==> v22: inputs <==
Design CannyEdge, start of the top module:
module CannyEdge(dAddrRegRow, dAddrRegCol, bWE, bCE, InData, OutData,
	OPMode, bOPEnable, dReadReg, dWriteReg,	tclk, rst_b);
export LEC_CHECK = 0
export ABC_AREA = 1
export CAP_MARGIN = 20
export CORE_MARGIN = 2
export CORE_UTILIZATION = 72
export CTS_CLUSTER_SIZE = 10
export HOLD_SLACK_MARGIN = 0.28
export PLACE_DENSITY_LB_ADDON = 0.01
export SETUP_SLACK_MARGIN = -0.28
export SLEW_MARGIN = 20
create_clock -name core_clock -period 14.3 [get_ports {tclk}]
run.sh (not shown) runs the stock make flow with config.mk's settings and CLKGATE_MAP_FILE=.
==> inputs of v29, as changes to v22 <==
- ABC_AREA: 1 -> unset
- CORE_UTILIZATION: 72 -> 66
- CTS_CLUSTER_SIZE: 10 -> unset
- HOLD_SLACK_MARGIN: 0.28 -> unset
- PLACE_DENSITY_LB_ADDON: 0.01 -> unset
- SETUP_SLACK_MARGIN: -0.28 -> unset
==> flow/constraint.sdc (replaced) <==
create_clock -name core_clock -period 17.6 [get_ports {tclk}]
set_input_delay 3.5200 -clock core_clock [delete_from_list [all_inputs] [get_ports {tclk}]]
set_output_delay 3.5200 -clock core_clock [all_outputs]
set_load 0.01 [all_outputs]
==> results_slide.txt <==
Key Metrics from the Run

Outcome
  • Outcome: complete, but fails checks
  • Failing Checks: setup timing

Synthesis
  • Aoi share: between 10% and 20%
  • Floorplan Nets: about 8k
  • Mux area share: roughly 1.8%
  • Top cell type's share of synthesized area: 22.5%
  • Seq share, synth: 22.7%
  • Yosys Chip Area: a little over 60000 um2

GRT
  • GRT overflow: 0

Clock tree
  • Post-CTS setup buffer count: 69
  • TritonCTS buffer count: about 49

Floorplan
  • Die height: slightly above 300 um

Timing
  • PnR worst setup slack: -1.36 ns
  • Final setup viols: 6
That was v29.
==> results_slide.txt <==
Physical Implementation Snapshot

Outcome
  • Outcome: stopped before the end
  • Halt Stage: 5_1_grt
  • Run Error: [ERROR GRT-0116] Global routing finished with congestion. Check the congestion regions in the DRC Viewer.

Floorplan
  • Die height: between 200 and 300 um

Clock tree
  • Post-CTS Resized: 250
  • Post-CTS setup buffer count: between 90 and 100

Synthesis
  • Yosys Chip Area: 59500 um2
That was v22.

---

==> trial 28 <==
CannyEdge again, from the RTL that the note above started with.
// CannyEdge
module CannyEdge(dAddrRegRow, dAddrRegCol, bWE, bCE, InData, OutData,
	OPMode, bOPEnable, dReadReg, dWriteReg,	tclk, rst_b);
clock: 16.5 ns
lec_check: 0
abc_area: 1
cap_margin: 20
core_margin: 2
core_utilization: 70
slew_margin: 20
==> build 96 (differences from trial 28) <==
ABC_AREA = default   (was 1)
CORE_UTILIZATION = 71   (was 70)
CTS_CLUSTER_DIAMETER = 57   (was default)
SETUP_SLACK_MARGIN = 5.0   (was default)
==> flow/constraint.sdc (replaced) <==
create_clock -name core_clock -period 19.5 [get_ports {tclk}]
set_input_delay 3.9000 -clock core_clock [delete_from_list [all_inputs] [get_ports {tclk}]]
set_output_delay 3.9000 -clock core_clock [all_outputs]
set_load 0.01 [all_outputs]
==> trial 60 (differences from trial 28) <==
ABC_AREA = default   (was 1)
CORE_UTILIZATION = 40   (was 70)
SETUP_SLACK_MARGIN = 3.36   (was default)
==> flow/constraint.sdc (replaced) <==
create_clock -name core_clock -period 23.6 [get_ports {tclk}]
set_input_delay 4.7200 -clock core_clock [delete_from_list [all_inputs] [get_ports {tclk}]]
set_output_delay 4.7200 -clock core_clock [all_outputs]
set_load 0.01 [all_outputs]
==> qor summary <==
Outcome: build 96 timing/DRC/antenna clean; trial 60 timing/DRC/antenna clean; trial 28 aborted with a tool error
Last stage reached: build 96 -; trial 60 -; trial 28 global routing
WHS: build 96 0.422 ns; trial 60 0.424 ns; trial 28 -
Total core area: build 96 0.0869 mm^2; trial 60 0.154 mm^2; trial 28 0.0840 mm^2
Synthesized net count: build 96 7777; trial 60 7777; trial 28 8323
Cts bufs inserted: build 96 54; trial 60 55; trial 28 51
Mux share of post-synthesis cell area: build 96 1.75%; trial 60 1.75%; trial 28 0%
MI comb cells: build 96 5220; trial 60 5222; trial 28 -
Net switching power of the design: build 96 1.52 mW; trial 60 1.13 mW; trial 28 -
WL final: build 96 246000 um; trial 60 229000 um; trial 28 -
Destination of the critical timing path: build 96 Out_direction[1]; trial 60 Out_direction[2]; trial 28 -
Mapped Area: build 96 0.0623 mm^2; trial 60 0.0623 mm^2; trial 28 0.0595 mm^2
Cell group occupying the most layout area: build 96 multi-input combinational cells; trial 60 multi-input combinational cells; trial 28 -
Met2 WL post-DR: build 96 107000 um; trial 60 110000 um; trial 28 -
Routed length per placed instance: build 96 30.0 um; trial 60 25.7 um; trial 28 -
Detail Placement HPWL: build 96 173000 um; trial 60 182000 um; trial 28 174000 um
Post-cts gate resize count: build 96 325; trial 60 69; trial 28 247
Final non-filler cell area: build 96 0.0717 mm^2; trial 60 0.0694 mm^2; trial 28 -
Worst-case clock skew: build 96 0.0667 ns; trial 60 0.0363 ns; trial 28 -
Non-Clock Buffer Count: build 96 492; trial 60 290; trial 28 -
Final setup TNS: build 96 0 ns; trial 60 0 ns; trial 28 -
Largest power group: build 96 combinational logic; trial 60 combinational logic; trial 28 -
Clock buffer count: build 96 62; trial 60 57; trial 28 -
Combinational share of power: build 96 43.6%; trial 60 39.4%; trial 28 -
Fin nets: build 96 8113; trial 60 7914; trial 28 -
Area growth from synthesis to final layout: build 96 15.0%; trial 60 11.3%; trial 28 -
Hold path cells: build 96 0; trial 60 0; trial 28 -

---

==> delta <==
Starting RTL as in the previous note.
clock: 12.1 ns
lec_check: 0
cap_margin: 20
core_margin: 2
core_utilization: 72
cts_cluster_diameter: 200
setup_slack_margin: 1.32
slew_margin: 20
==> lagoon (differences from delta) <==
Settings changed: ABC_AREA set to 1, CTS_CLUSTER_DIAMETER 200 to unset, PLACE_DENSITY set to 0.42, SETUP_SLACK_MARGIN 1.32 to unset.
==> flow/constraint.sdc (replaced) <==
create_clock -name core_clock -period 20.8 [get_ports {tclk}]
set_input_delay 4.1600 -clock core_clock [delete_from_list [all_inputs] [get_ports {tclk}]]
set_output_delay 4.1600 -clock core_clock [all_outputs]
set_load 0.01 [all_outputs]
==> tundra (differences from delta) <==
Settings changed: CORE_UTILIZATION 72 to 40, CTS_CLUSTER_DIAMETER 200 to unset, SETUP_SLACK_MARGIN 1.32 to unset.
==> flow/constraint.sdc (replaced) <==
create_clock -name core_clock -period 23.6 [get_ports {tclk}]
set_input_delay 4.7200 -clock core_clock [delete_from_list [all_inputs] [get_ports {tclk}]]
set_output_delay 4.7200 -clock core_clock [all_outputs]
set_load 0.01 [all_outputs]
==> onyx (differences from delta) <==
Settings changed: CORE_ASPECT_RATIO set to 1.16, CORE_UTILIZATION 72 to 66, CTS_CLUSTER_DIAMETER 200 to unset, MAX_ROUTING_LAYER set to met4, MIN_ROUTING_LAYER set to met1, SETUP_SLACK_MARGIN 1.32 to 5.0.
==> flow/constraint.sdc (replaced) <==
create_clock -name core_clock -period 18.3 [get_ports {tclk}]
set_input_delay 3.6600 -clock core_clock [delete_from_list [all_inputs] [get_ports {tclk}]]
set_output_delay 3.6600 -clock core_clock [all_outputs]
set_load 0.01 [all_outputs]
==> notes <==
- onyx completed, yet does not pass: setup timing. delta stopped in global routing, error GRT-0116. lagoon produced a clean layout. tundra finished clean.
- The highest hold slack belongs to tundra, the lowest to lagoon.
- Synthesized area: onyx is higher than lagoon (4.8%).
- Count of clock-buffer cells in the layout, lowest first: onyx, tundra, lagoon.
- Non-clock buffer count, lowest first: tundra, lagoon, onyx.
- In lagoon the design area is lower than in tundra, by 2.9%.
- Clock skew: onyx is higher than tundra (0.027 ns).
- Against tundra, the via count of lagoon is higher by about 3.2%.
- Cell count: onyx > tundra > lagoon.
- Against onyx, the routed wire length of tundra is lower by 15%.

---

==> inputs of job 9798 <==
==> flow/design.v <==
`timescale 1ns/10ps
module CannyEdge(dAddrRegRow, dAddrRegCol, bWE, bCE, InData, OutData,
	OPMode, bOPEnable, dReadReg, dWriteReg,	tclk, rst_b);
	input 	[2:0]				dAddrRegRow, dAddrRegCol;
	input						bWE, bCE;
	input 	[8-1:0] 	InData;
	output	[8-1:0] 	OutData;
	reg		[8-1:0] 	OutData;
	input 	[2:0]				OPMode;
	input 						bOPEnable;
	input 	[3:0]				dReadReg, dWriteReg;
	input						tclk, rst_b;
	reg 	[8-1:0]	regX[0:24];	 
	reg 	[8-1:0]	regY6;		 
	reg 	[8-1:0]	regZ[0:12];	 
	wire	[5:0]			wIdx = dAddrRegRow*3'd5 + dAddrRegCol;	 
	wire	[8-1:0]	gf[0:24];	 
	reg 	[8-1:0]	Out_gf, Out_gradient, Out_direction, Out_bThres;
	parameter		dThresHigh = 15;
	parameter		dThresLow = 10;
	parameter		dWidth = 200;
	parameter		dHeight = 200;
	reg			[14:0]	tpSum;
	reg			[1:0]	IntSignal;
	reg signed [31:0]	Gx, Gy, fGx, fGy;
	reg signed	[1:0]	dx, dy;
	integer	k;
	assign gf[0] =1;  assign gf[1] =3;  assign gf[2] =4;  assign gf[3] =3;  assign gf[4] =1;
	assign gf[5] =3;  assign gf[6] =7;  assign gf[7] =10; assign gf[8] =7;  assign gf[9] =3;
	assign gf[10]=4;  assign gf[11]=10; assign gf[12]=16; assign gf[13]=10; assign gf[14]=4;
	assign gf[15]=3;  assign gf[16]=7;  assign gf[17]=10; assign gf[18]=7;  assign gf[19]=3;
	assign gf[20]=1;  assign gf[21]=3;  assign gf[22]=4;  assign gf[23]=3;  assign gf[24]=1;
	always @(posedge tclk or negedge rst_b)
	begin
		if(!rst_b) begin
			IntSignal <= 2'b00;
		end
		else if(bCE==1'b0 && bWE==1'b0) 
		begin
			if(dWriteReg == 0)
				regX[wIdx] <= InData;
			else if(dWriteReg == 1) begin
				if(wIdx == 6)
					regY6 <= InData;
			end
			else if(dWriteReg == 2) begin
				if(wIdx <= 12)
					regZ[wIdx] <= InData;
			end
		end
		else if(bCE==1'b0 && bWE==1'b1)
		begin
			if(dReadReg == 0)
				OutData <= Out_gf;
			else if(dReadReg == 1)
				OutData <= Out_gradient;
			else if(dReadReg == 2)
				OutData <= Out_direction;
			else if(dReadReg == 3)
				OutData <= Out_gradient;
			else if(dReadReg == 4)
				OutData <= Out_bThres;
			else
				OutData <= OutData;
		end
		else
		begin
			if(bOPEnable==1'b0)
			begin
				if(OPMode == 0)
				begin
					if(IntSignal == 2'b00)	begin
						tpSum <= (gf[0]*regX[0]+gf[1]*regX[1]+gf[2]*regX[2]+gf[3]*regX[3]+gf[4]*regX[4]+gf[5]*regX[5]+gf[6]*regX[6]+gf[7]*regX[7]+gf[8]*regX[8]+gf[9]*regX[9]+gf[10]*regX[10]+gf[11]*regX[11]+gf[12]*regX[12]+gf[13]*regX[13]+gf[14]*regX[14]+gf[15]*regX[15]+gf[16]*regX[16]+gf[17]*regX[17]+gf[18]*regX[18]+gf[19]*regX[19]+gf[20]*regX[20]+gf[21]*regX[21]+gf[22]*regX[22]+gf[23]*regX[23]+gf[24]*regX[24]);
						IntSignal <= 2'b01;
					end
					else if(IntSignal == 2'b01) begin
						Out_gf <= tpSum >> 7;				 
					end
					else begin
						Out_gf <= Out_gf;
						IntSignal <= IntSignal;
					end
				end
				else if(OPMode == 1)
				begin
					if(IntSignal == 2'b00)	begin
						Gx <= -regX[0]-2*regX[5]-regX[10]+regX[2]+2*regX[7]+regX[12];
						Gy <= +regX[0]+2*regX[1]+regX[2]-regX[10]-2*regX[11]-regX[12];
						IntSignal <= 2'b01;
					end
					else if(IntSignal == 2'b01) begin
						if(Gx >= 0 && Gy >= 0)
							Out_gradient <= (Gx+Gy)/8;
						else if(Gx < 0 && Gy >=0)
							Out_gradient <= (-Gx+Gy)/8;
						else if(Gx >= 0 && Gy < 0)
							Out_gradient <= (Gx-Gy)/8;
						else if(Gx < 0 && Gy < 0)
							Out_gradient <= (-Gx-Gy)/8;
						else
							Out_gradient <= Out_gradient;
						IntSignal <= 2'b10;
					end	
					else if(IntSignal == 2'b10) begin
						if(Gy < 0)
						begin
							fGx <= -Gx;
							fGy <= -Gy;
						end
						else
						begin
							fGx <= Gx;
							fGy <= Gy;
						end
						IntSignal <= 2'b11;
					end
					else if(IntSignal == 2'b11) begin
						if(fGx >=0)
						begin
							if(fGy <= fGx>>1)  
								Out_direction <= 0;
							else if(fGy > fGx>>1 && fGy <= fGx*25/10)  
								Out_direction <= 45;
							else if(fGy > fGx*25/10)
								Out_direction <= 90;
							else
								Out_direction <= Out_direction;
						end
						else  
						begin
							if(fGy <= -fGx>>1)
								Out_direction <= 0;
							else if(fGy > -fGx>>1 && fGy <= -fGx*25/10)
								Out_direction <= 135;
							else if(fGy > -fGx*25/10)
								Out_direction <= 90;
							else
								Out_direction <= Out_direction;
						end
						IntSignal <= IntSignal;
					end
				end
				else if(OPMode == 2)
				begin
					if(IntSignal == 2'b00) begin
						if(regY6 == 0) begin
							dx <= 1;
							dy <= 0;
						end
						else if(regY6 == 45) begin
							dx <= -1;
							dy <= 1;
						end
						else if(regY6 == 90) begin
							dx <= 0;
							dy <= 1;
						end
						else if(regY6 == 135) begin
							dx <= 1;
							dy <= 1;
						end
						else begin
							dx <= 0; 
							dy <= 0; 
						end
						IntSignal <= 2'b01;
					end
					else if(IntSignal == 2'b01) begin
						if(regX[6] < regX[6-5*dy-dx] | regX[6] < regX[6+5*dy+dx])
							regX[6] <= 0;
						IntSignal <= IntSignal;
						Out_gradient <= regX[6];
					end
				end
				else if(OPMode == 3)
				begin
					if(IntSignal == 2'b00) begin
						if(regY6 == 0) begin
							dx <= 1;
							dy <= 0;
						end
						else if(regY6 == 45) begin
							dx <= -1;
							dy <= 1;
						end
						else if(regY6 == 90) begin
							dx <= 0;
							dy <= 1;
						end
						else if(regY6 == 135) begin
							dx <= 1;
							dy <= 1;
						end
						else begin
							dx <= 0; 
							dy <= 0; 
						end
						IntSignal <= 2'b01;
					end	
					else if(IntSignal == 2'b01) begin
						if(regX[6] >= dThresHigh)		 
							Out_bThres <= 1;
						else if(regX[6] <= dThresLow)	 
							Out_bThres <= 0;
						else							 
						begin
							if(regX[6-5*dy-dx] >= dThresHigh || regX[6+5*dy+dx] >= dThresHigh)
								Out_bThres <= 1;
							else if(regZ[6-5*dy-dx] == 1 || regZ[6+5*dy+dx] == 1)
								Out_bThres <= 1;
							else
								Out_bThres <= 0;
						end
						IntSignal <= IntSignal;
					end
				end
			end	
			else  
				IntSignal <= 2'b00;
		end  
	end
endmodule
==> flow/run.sh <==
#!/bin/bash
# the make line also repeats each setting of config.mk as NAME=value (left out here)
make -C /OpenROAD-flow-scripts/flow DESIGN_CONFIG=/design/flow/config.mk WORK_HOME=/design/flow/orfs CLKGATE_MAP_FILE= finish
==> flow/config.mk <==
export PLATFORM = sky130hd
export DESIGN_NAME = CannyEdge
export DESIGN_NICKNAME = CannyEdge
export VERILOG_FILES = /design/flow/design.v
export SDC_FILE = /design/flow/constraint.sdc
export NUM_CORES = 4
export LEC_CHECK = 0
export ABC_AREA = 1
export CAP_MARGIN = 20
export CORE_MARGIN = 2
export CORE_UTILIZATION = 72
export CTS_CLUSTER_DIAMETER = 200
export CTS_CLUSTER_SIZE = 34
export PLACE_DENSITY = 0.42
export SETUP_SLACK_MARGIN = 3.46
export SLEW_MARGIN = 20
==> flow/constraint.sdc <==
create_clock -name core_clock -period 12.1 [get_ports {tclk}]
set_input_delay 2.4200 -clock core_clock [delete_from_list [all_inputs] [get_ports {tclk}]]
set_output_delay 2.4200 -clock core_clock [all_outputs]
set_load 0.01 [all_outputs]
==> job 1292 (differences from job 9798) <==
Settings changed: ABC_AREA 1 to default, CORE_UTILIZATION 72 to 40, CTS_CLUSTER_DIAMETER 200 to default, CTS_CLUSTER_SIZE 34 to default, PLACE_DENSITY 0.42 to default, SETUP_SLACK_MARGIN 3.46 to default.
==> flow/constraint.sdc (replaced) <==
create_clock -name core_clock -period 30.0 [get_ports {tclk}]
set_input_delay 6.0000 -clock core_clock [delete_from_list [all_inputs] [get_ports {tclk}]]
set_output_delay 6.0000 -clock core_clock [all_outputs]
set_load 0.01 [all_outputs]
==> job 9533 (differences from job 9798) <==
Settings changed: ABC_AREA 1 to default, CELL_PAD_IN_SITES_GLOBAL_PLACEMENT from default to 1, CORE_UTILIZATION 72 to 40, CTS_CLUSTER_DIAMETER 200 to default, CTS_CLUSTER_SIZE 34 to 100, PLACE_DENSITY 0.42 to 0.66, SETUP_SLACK_MARGIN 3.46 to default.
==> flow/constraint.sdc (replaced) <==
create_clock -name core_clock -period 15.2 [get_ports {tclk}]
set_input_delay 3.0400 -clock core_clock [delete_from_list [all_inputs] [get_ports {tclk}]]
set_output_delay 3.0400 -clock core_clock [all_outputs]
set_load 0.01 [all_outputs]
==> job 609 (differences from job 9798) <==
Settings changed: CTS_CLUSTER_SIZE 34 to 15, SETUP_SLACK_MARGIN 3.46 to 0.08.
==> comparison table <==
metric	job 609	job 1292	job 9533	job 9798
Result of the run	did not finish	finished clean	complete, but fails checks	did not finish
Last stage reached	5_1_grt	-	-	5_1_grt
Reasons for failing layout checks	-	-	negative setup slack	-
Length of routed met3 wiring	-	14710 um	14470 um	-
Nets at Floorplan	8323	7777	7777	8323
# clk buffers	-	61	59	-
Synth top area share	0.2357	0.2250	0.2250	0.2357
Peak per-stage delay on the critical path	-	0.87 ns	0.60 ns	-
Complex Gates by Area	0.09370	0.1962	0.1962	0.09370
Chip Width	291.5 um	398.7 um	398.7 um	291.5 um
Wire length on met1	-	90690 um	98000 um	-
WS Path Type	-	register to register	register to register	-
Comb area share	-	0.6602	0.5895	-
Post-route insts no fill	-	8748	10.07k	-
Core utilization at floorplan	0.7258	0.4036	0.4036	0.7258
Number of standard cells reported by yosys	7208	6662	6662	7208
Maximum resistive drop on vdd	-	0.00004407 V	0.0001014 V	-
Post-layout total power	-	2265 uW	5124 uW	-
Post-place instance area	67330 um2	64720 um2	74400 um2	67290 um2
Flop2flop setup slack	-	7.03 ns	-2.74 ns	-
Total sequential power	-	734 uW	1450 uW	-
Worst setup margin	-	7.028 ns	-2.741 ns	-
Deepest level of the CTS H-tree	2	2	2	1
Critical R2R Capture	-	Out_direction[2]$_DFFE_PP_	Out_direction[2]$_DFFE_PP_	-
Multi-input gates	-	5216	5216	-
Hold Fails Final Rpt	-	0	0	-
Detail-routed via count per cell	-	6.063	5.784	-
Non-clk buf share	-	0.01895	0.1438	-
Crit path launch type	-	register	register	-
No activity file was given, so power comes from the tool's default toggle rates.
